==> inputs of v19 <==
==> flow/design.v <==
`timescale 1ns / 1ps
module LED_flow(
  input      i_clk,                     
  input      i_rst_n,                   
  input      pause,                     
  output reg [6:0] keyboard_val,        
  output reg [7:0] keyboard             
 );
reg [1:0] cnt2;                         
reg [3:0] flag;                         
reg [23:0] flag_time;                   
reg key_clk_sec;                        
reg key_clk_sec_d;
reg [1:0] cnt;                          
reg key_clk_d;
wire key_clk  = cnt[1];                 
wire sec_tick = key_clk_sec & ~key_clk_sec_d;
wire scan_tick = key_clk & ~key_clk_d;
always @ (posedge i_clk)
   begin
     if (i_rst_n) begin
         cnt <= 2'd0;
         cnt2 <= 2'd0;
         key_clk_sec <= 1'b0;
         key_clk_sec_d <= 1'b0;
         key_clk_d <= 1'b0;
     end else begin
         cnt <= cnt + 1'b1;
         cnt2 <= (cnt2 + 1'b1) % 2'd3;
         if(cnt2 < 2'd1)
             key_clk_sec <= 1'b1;
         else
             key_clk_sec <= 1'b0;
         key_clk_sec_d <= key_clk_sec;
         key_clk_d <= key_clk;
     end
   end
always @ (posedge i_clk)
  begin
    if (i_rst_n)
        flag_time <= 24'b0;
    else if(sec_tick && !pause)
        flag_time <= (flag_time + 1'b1) % 24'd8640000;
  end
always @ (posedge i_clk)
  if (i_rst_n) begin
    flag <= 4'd0;
    keyboard <= 8'b1111_1111;
    keyboard_val <= 7'b1111111;
  end else if (scan_tick)
  begin
    flag <= (flag + 1'b1) % 4'd8;
    case(flag)
       4'h0:begin
                keyboard <= 8'b0111_1111;    
                case((flag_time / 19'd360000) / 4'd10)
                4'd0:keyboard_val <= 7'b0000001;
                4'd1:keyboard_val <= 7'b1001111;
                4'd2:keyboard_val <= 7'b0010010;
                4'd3:keyboard_val <= 7'b0000110;
                4'd4:keyboard_val <= 7'b1001100;
                4'd5:keyboard_val <= 7'b0100100;
                4'd6:keyboard_val <= 7'b0100000;
                4'd7:keyboard_val <= 7'b0001111;
                4'd8:keyboard_val <= 7'b0000000;
                4'd9:keyboard_val <= 7'b0001100;
                endcase
            end
       4'h1:begin
                keyboard <= 8'b1011_1111;    
                case((flag_time / 19'd360000) % 4'd10)
                4'd0:keyboard_val <= 7'b0000001;
                4'd1:keyboard_val <= 7'b1001111;
                4'd2:keyboard_val <= 7'b0010010;
                4'd3:keyboard_val <= 7'b0000110;
                4'd4:keyboard_val <= 7'b1001100;
                4'd5:keyboard_val <= 7'b0100100;
                4'd6:keyboard_val <= 7'b0100000;
                4'd7:keyboard_val <= 7'b0001111;
                4'd8:keyboard_val <= 7'b0000000;
                4'd9:keyboard_val <= 7'b0001100;
                endcase
            end
       4'h2:begin
                keyboard <= 8'b1101_1111;    
                case(((flag_time / 13'd6000) % 6'd60) / 4'd10)
                4'd0:keyboard_val <= 7'b0000001;
                4'd1:keyboard_val <= 7'b1001111;
                4'd2:keyboard_val <= 7'b0010010;
                4'd3:keyboard_val <= 7'b0000110;
                4'd4:keyboard_val <= 7'b1001100;
                4'd5:keyboard_val <= 7'b0100100;
                4'd6:keyboard_val <= 7'b0100000;
                4'd7:keyboard_val <= 7'b0001111;
                4'd8:keyboard_val <= 7'b0000000;
                4'd9:keyboard_val <= 7'b0001100;
                endcase
            end
       4'h3:begin
                keyboard <= 8'b1110_1111;    
                case(((flag_time / 13'd6000) % 6'd60) % 4'd10)
                4'd0:keyboard_val <= 7'b0000001;
                4'd1:keyboard_val <= 7'b1001111;
                4'd2:keyboard_val <= 7'b0010010;
                4'd3:keyboard_val <= 7'b0000110;
                4'd4:keyboard_val <= 7'b1001100;
                4'd5:keyboard_val <= 7'b0100100;
                4'd6:keyboard_val <= 7'b0100000;
                4'd7:keyboard_val <= 7'b0001111;
                4'd8:keyboard_val <= 7'b0000000;
                4'd9:keyboard_val <= 7'b0001100;
                endcase
            end
       4'h4:begin
                keyboard <= 8'b1111_0111;    
                case(((flag_time / 7'd100) % 6'd60) / 4'd10)
                4'd0:keyboard_val <= 7'b0000001;
                4'd1:keyboard_val <= 7'b1001111;
                4'd2:keyboard_val <= 7'b0010010;
                4'd3:keyboard_val <= 7'b0000110;
                4'd4:keyboard_val <= 7'b1001100;
                4'd5:keyboard_val <= 7'b0100100;
                4'd6:keyboard_val <= 7'b0100000;
                4'd7:keyboard_val <= 7'b0001111;
                4'd8:keyboard_val <= 7'b0000000;
                4'd9:keyboard_val <= 7'b0001100;
                endcase
            end
       4'h5:begin
                keyboard <= 8'b1111_1011;    
                case(((flag_time / 7'd100) % 6'd60) % 4'd10)
                4'd0:keyboard_val <= 7'b0000001;
                4'd1:keyboard_val <= 7'b1001111;
                4'd2:keyboard_val <= 7'b0010010;
                4'd3:keyboard_val <= 7'b0000110;
                4'd4:keyboard_val <= 7'b1001100;
                4'd5:keyboard_val <= 7'b0100100;
                4'd6:keyboard_val <= 7'b0100000;
                4'd7:keyboard_val <= 7'b0001111;
                4'd8:keyboard_val <= 7'b0000000;
                4'd9:keyboard_val <= 7'b0001100;
                endcase
            end
       4'h6:begin
                keyboard <= 8'b1111_1101;    
                case((flag_time % 7'd100)/4'd10)
                4'd0:keyboard_val <= 7'b0000001;
                4'd1:keyboard_val <= 7'b1001111;
                4'd2:keyboard_val <= 7'b0010010;
                4'd3:keyboard_val <= 7'b0000110;
                4'd4:keyboard_val <= 7'b1001100;
                4'd5:keyboard_val <= 7'b0100100;
                4'd6:keyboard_val <= 7'b0100000;
                4'd7:keyboard_val <= 7'b0001111;
                4'd8:keyboard_val <= 7'b0000000;
                4'd9:keyboard_val <= 7'b0001100;
                endcase
            end
       4'h7:begin
                keyboard <= 8'b1111_1110;    
                case(flag_time % 4'd10)
                4'd0:keyboard_val <= 7'b0000001;
                4'd1:keyboard_val <= 7'b1001111;
                4'd2:keyboard_val <= 7'b0010010;
                4'd3:keyboard_val <= 7'b0000110;
                4'd4:keyboard_val <= 7'b1001100;
                4'd5:keyboard_val <= 7'b0100100;
                4'd6:keyboard_val <= 7'b0100000;
                4'd7:keyboard_val <= 7'b0001111;
                4'd8:keyboard_val <= 7'b0000000;
                4'd9:keyboard_val <= 7'b0001100;
                endcase
            end
    endcase
  end
endmodule
==> flow/run.sh <==
#!/bin/bash
# the make line also repeats each setting of config.mk as NAME=value (left out here)
make -C /OpenROAD-flow-scripts/flow DESIGN_CONFIG=/design/flow/config.mk WORK_HOME=/design/flow/orfs CLKGATE_MAP_FILE= finish
==> flow/config.mk <==
export PLATFORM = sky130hd
export DESIGN_NAME = LED_flow
export DESIGN_NICKNAME = LED_flow
export VERILOG_FILES = /design/flow/design.v
export SDC_FILE = /design/flow/constraint.sdc
export NUM_CORES = 4
export LEC_CHECK = 0
export CAP_MARGIN = 20
export CORE_MARGIN = 2
export CORE_UTILIZATION = 72
export PLACE_DENSITY_LB_ADDON = 0.19
export SETUP_SLACK_MARGIN = 3.95
export SLEW_MARGIN = 20
==> flow/constraint.sdc <==
create_clock -name core_clock -period 25.5 [get_ports {i_clk}]
set_input_delay 5.1000 -clock core_clock [delete_from_list [all_inputs] [get_ports {i_clk}]]
set_output_delay 5.1000 -clock core_clock [all_outputs]
set_load 0.01 [all_outputs]
==> inputs of v14, as changes to v19 <==
ABC_AREA = 1   (was unset)
CTS_CLUSTER_SIZE = 96   (was unset)
PLACE_DENSITY = 0.6   (was unset)
PLACE_DENSITY_LB_ADDON = unset   (was 0.19)
SETUP_SLACK_MARGIN = unset   (was 3.95)
==> flow/constraint.sdc (replaced) <==
create_clock -name core_clock -period 32.8 [get_ports {i_clk}]
set_input_delay 6.5600 -clock core_clock [delete_from_list [all_inputs] [get_ports {i_clk}]]
set_output_delay 6.5600 -clock core_clock [all_outputs]
set_load 0.01 [all_outputs]
==> impl_metrics.yaml <==
# flow metrics
outcome:
  outcome: "finished clean"
global_routing:
  use_met3: 0.0755
cells_and_area:
  mi_logic_area_sq_um: 25100
  fin_cells: 4369
  area_growth_pct: 18.1
clock_tree:
  path_clk_slew_ns: 0.07
placed_design:
  placed_cell_area_sq_um: 25300
flow_run:
  warnings: 39
synth:
  synth_seq_share: 0.0384
worst_setup_path:
  worstSetupPathDepth: 75
Source of the figures above: v19

==> impl_metrics.yaml <==
# flow metrics
worst_setup_path:
  worstSetupPathDepth: 258
outcome:
  violatedChecks: "setup timing"
  outcome: "complete, but fails checks"
final_timing:
  finalWorstSetupSlack_ns: -1.38
  finalSetupViolations: 7
cells_and_area:
  mi_logic_area_sq_um: 22300
  fin_cells: 5213
global_routing:
  use_met3: 0.0259
clock_tree:
  path_clk_slew_ns: 0.08
Source of the figures above: v14


==> maple <==
RTL: the design.v shown in full above, as it stands there.
Settings: LEC_CHECK=0, ABC_AREA=1, CAP_MARGIN=20, CORE_MARGIN=3, CORE_UTILIZATION=58, CTS_CLUSTER_DIAMETER=230, HOLD_SLACK_MARGIN=0.07, PLACE_DENSITY_LB_ADDON=0.08, SETUP_SLACK_MARGIN=5.0, SLEW_MARGIN=15; clock period 17.5 ns.
run.sh (not shown) runs the stock make flow with config.mk's settings and CLKGATE_MAP_FILE=.
==> harbor: changes against maple <==
- CORE_MARGIN: 3 -> 2
- CORE_UTILIZATION: 58 -> 72
- CTS_CLUSTER_DIAMETER: 230 -> default
- HOLD_SLACK_MARGIN: 0.07 -> default
- PLACE_DENSITY_LB_ADDON: 0.08 -> 0.21
- SETUP_SLACK_MARGIN: 5.0 -> 2.05
- SLEW_MARGIN: 15 -> 20
==> flow/constraint.sdc (replaced) <==
create_clock -name core_clock -period 14.4 [get_ports {i_clk}]
set_input_delay 2.8800 -clock core_clock [delete_from_list [all_inputs] [get_ports {i_clk}]]
set_output_delay 2.8800 -clock core_clock [all_outputs]
set_load 0.01 [all_outputs]
==> juniper: changes against maple <==
- ABC_AREA: 1 -> default
- CORE_MARGIN: 3 -> 2
- CORE_UTILIZATION: 58 -> 40
- CTS_CLUSTER_DIAMETER: 230 -> default
- HOLD_SLACK_MARGIN: 0.07 -> default
- PLACE_DENSITY: default -> 0.6
- PLACE_DENSITY_LB_ADDON: 0.08 -> default
- SETUP_SLACK_MARGIN: 5.0 -> default
- SLEW_MARGIN: 15 -> 20
==> flow/constraint.sdc (replaced) <==
create_clock -name core_clock -period 25.0 [get_ports {i_clk}]
set_input_delay 5.0000 -clock core_clock [delete_from_list [all_inputs] [get_ports {i_clk}]]
set_output_delay 5.0000 -clock core_clock [all_outputs]
set_load 0.01 [all_outputs]
==> results <==
| metric | maple | juniper | harbor |
|---|---|---|---|
| Result of the run | did not finish | no timing/DRC/antenna violations | did not finish |
| Last stage reached | 5_1_grt | - | 3_5_place_dp |
| Total number of clock tree sinks | 48 | 48 | - |
| # resized after CTS | 173 | 0 | - |
| Post-synth mux share | 0.000794 | 0.0408 | 0.000794 |
| Share of synthesized cell area in and, or, nand and nor gates | 0.637 | 0.329 | 0.637 |
| Total die size | 46000 um^2 | 64600 um^2 | 36500 um^2 |
| Fraction of the mapped netlist area in compound gates | 0.0931 | 0.403 | 0.0931 |
| Cells after synthesis | 4516 | 3840 | 4516 |
| Placed standard-cell area | 34100 um^2 | 26000 um^2 | - |
| Placer's final routability congestion estimate | 0.965 | 0.959 | 1.05 |
| Average size of a mapped cell | 5.58 um^2 | 6.52 um^2 | 5.58 um^2 |
| Number of nets in the synthesized netlist | 4543 | 3867 | 4543 |
| Starting utilization of the core area | 0.594 | 0.405 | 0.730 |
| Cell with the most instances after synthesis | sky130_fd_sc_hd__nand2_1 | sky130_fd_sc_hd__nor2_1 | sky130_fd_sc_hd__nand2_1 |
| Die extent in x | 214 um | 254 um | 191 um |
| Cell total after placement | 6118 | 4559 | - |
| Xor+xnor area frac | 0.0633 | 0.106 | 0.0633 |
| Number of buffers created by CTS | 5 | 5 | - |
| Hold_buf cts | 0 | 0 | - |
| Cells in synth_stat.txt | 4516 | 3840 | 4516 |
| Setup Buffers After CTS | 83 | 0 | - |
